== build 15 ==
==> flow/design.v (excerpt) <==
module LearningMachine(input clk,rst, start, input [6:0] x1Data,x2Data, input [1:0] tData, output[1:0] signYin, output[13:0] w1,w2,b,Yin,output ReadEn, Ready);
==> flow/config.mk <==
export PLATFORM = sky130hd
export DESIGN_NAME = LearningMachine
export DESIGN_NICKNAME = LearningMachine
export VERILOG_FILES = /design/flow/design.v
export SDC_FILE = /design/flow/constraint.sdc
export NUM_CORES = 4
export LEC_CHECK = 0
export ABC_AREA = 1
export CAP_MARGIN = 20
export CORE_MARGIN = 2
export CORE_UTILIZATION = 70
export CTS_CLUSTER_DIAMETER = 52
export CTS_CLUSTER_SIZE = 30
export PLACE_DENSITY = 0.65
export SETUP_SLACK_MARGIN = 2.23
export SLEW_MARGIN = 20
==> flow/constraint.sdc <==
create_clock -name core_clock -period 8.42 [get_ports {clk}]
set_input_delay 1.6840 -clock core_clock [delete_from_list [all_inputs] [get_ports {clk}]]
set_output_delay 1.6840 -clock core_clock [all_outputs]
set_load 0.01 [all_outputs]
run.sh (not shown) runs the stock make flow with config.mk's settings and CLKGATE_MAP_FILE=.
Build 15 | ERROR | global routing
--- input diff build 15..build 42 ---
- CTS_CLUSTER_SIZE: 30 -> unset
- SETUP_SLACK_MARGIN: 2.23 -> unset
- PLACE_DENSITY: 0.65 -> unset
- TNS_END_PERCENT: unset -> 15
- CORE_UTILIZATION: 70 -> 65
- CTS_CLUSTER_DIAMETER: 52 -> unset
- the clock period (ns, I/O delays scaled along): 8.42 -> 7.63
--- outcome ---
Of build 15 and build 42, only build 15 never reached the final stage.
What the final checks of build 42 revealed, after a flow that finished every stage, was a layout that fails on negative setup slack.
Build 15: it failed during global routing, and the tool reported DPL-0038.
TritonCTS buffer count: build 42 vs build 15 identical
Re setup fix buffers added after clock tree synthesis: build 42 is 69 down on build 15.
Synthesized-area fraction occupied by adder cells: build 42 vs build 15 identical
Re async set-reset flop share out of synthesis: no difference whatsoever between build 42 and build 15.
Going from build 15 to build 42, post-cts resize count went down; vertical die dimension increased 4.3 um; total nets after synthesis comparable.
Edits applied to the flow inputs when going from build 42 to build 96:
- setting MIN_ROUTING_LAYER to met2 for the first time
- removing TNS_END_PERCENT (formerly 15)
- setting GPL_ROUTABILITY_DRIVEN to 0 for the first time
- removing ABC_AREA (formerly 1)
- changing CORE_UTILIZATION from 65 to 40
- changing the clock period (ns, I/O delays scaled along) from 7.63 to 12.0
--- outcome ---
Final checks on build 96, whose flow otherwise completed, came back failing, citing design-rule violations. Going from build 42 to build 96, final period utilization shrinks by 23 points. Taking build 42 as the reference, in build 96 met3 wire length saw an increase, met1 usage -48 points, end-of-flow core utilization fell by 36 points. Between build 96 and build 42, it is build 96 whose signed area change from the synthesized netlist to the final layout is lower, by 11 points.
#### Input delta (build 89 over build 96)
- TNS_END_PERCENT newly set to 5
- CORE_MARGIN changed from 2 to 9
- CORE_ASPECT_RATIO newly set to 1.97
- MIN_ROUTING_LAYER removed (was met2)
- SETUP_SLACK_MARGIN newly set to -1.14
- CTS_CLUSTER_DIAMETER newly set to 371
- CTS_CLUSTER_SIZE newly set to 99
- CORE_UTILIZATION changed from 40 to 60
- GPL_ROUTABILITY_DRIVEN removed (was 0)
Findings:
Build 89 ended up with a higher worst-margin pin slew than build 96 did. Share of the core filled by cells before placement in build 89 vs build 96: up 20 points. Delta (build 89 minus build 96): part of the cycle the worst path needs decreased 0.49 points; sum of net half-perimeters after detailed placement increased about 9%; number of tap cells inserted decreased about 30%. Build 89: PASS, flow complete, no timing, DRC or antenna violations. Sort build 96 and build 89 by worst hold margin, descending, and build 96 comes first. Area growth from synthesis to layout (higher): build 96. Diff build 96 -> build 89: aggregate routed wire length grew by 760 um; longest individual stage delay on the worst path held steady; final non-filler cell area shrank by 130 um2.
diff inputs: build 89 => build 91
- clearing SETUP_SLACK_MARGIN, which used to be -1.14
- swapping 60 for 40 in CORE_UTILIZATION
- clearing CTS_CLUSTER_SIZE, which used to be 99
- swapping 9 for 2 in CORE_MARGIN
- clearing TNS_END_PERCENT, which used to be 5
- clearing CTS_CLUSTER_DIAMETER, which used to be 371
- clearing CORE_ASPECT_RATIO, which used to be 1.97
- swapping 12.0 for 5.92 in the clock period (ns, I/O delays scaled along)
--- outcome ---
Build 91: complete, dirty (negative setup slack). Looking at total number of tap cells, build 91 sits 46% higher than build 89 does. Build 89 → build 91: buffer-and-inverter tally for the worst setup path saw an increase; clock network contribution to total cell area moved down. Summary — die extent in y, build 91 relative to build 89: lower, by 19%. Taking build 91 over build 89, the cell count ratio works out to 1.3.
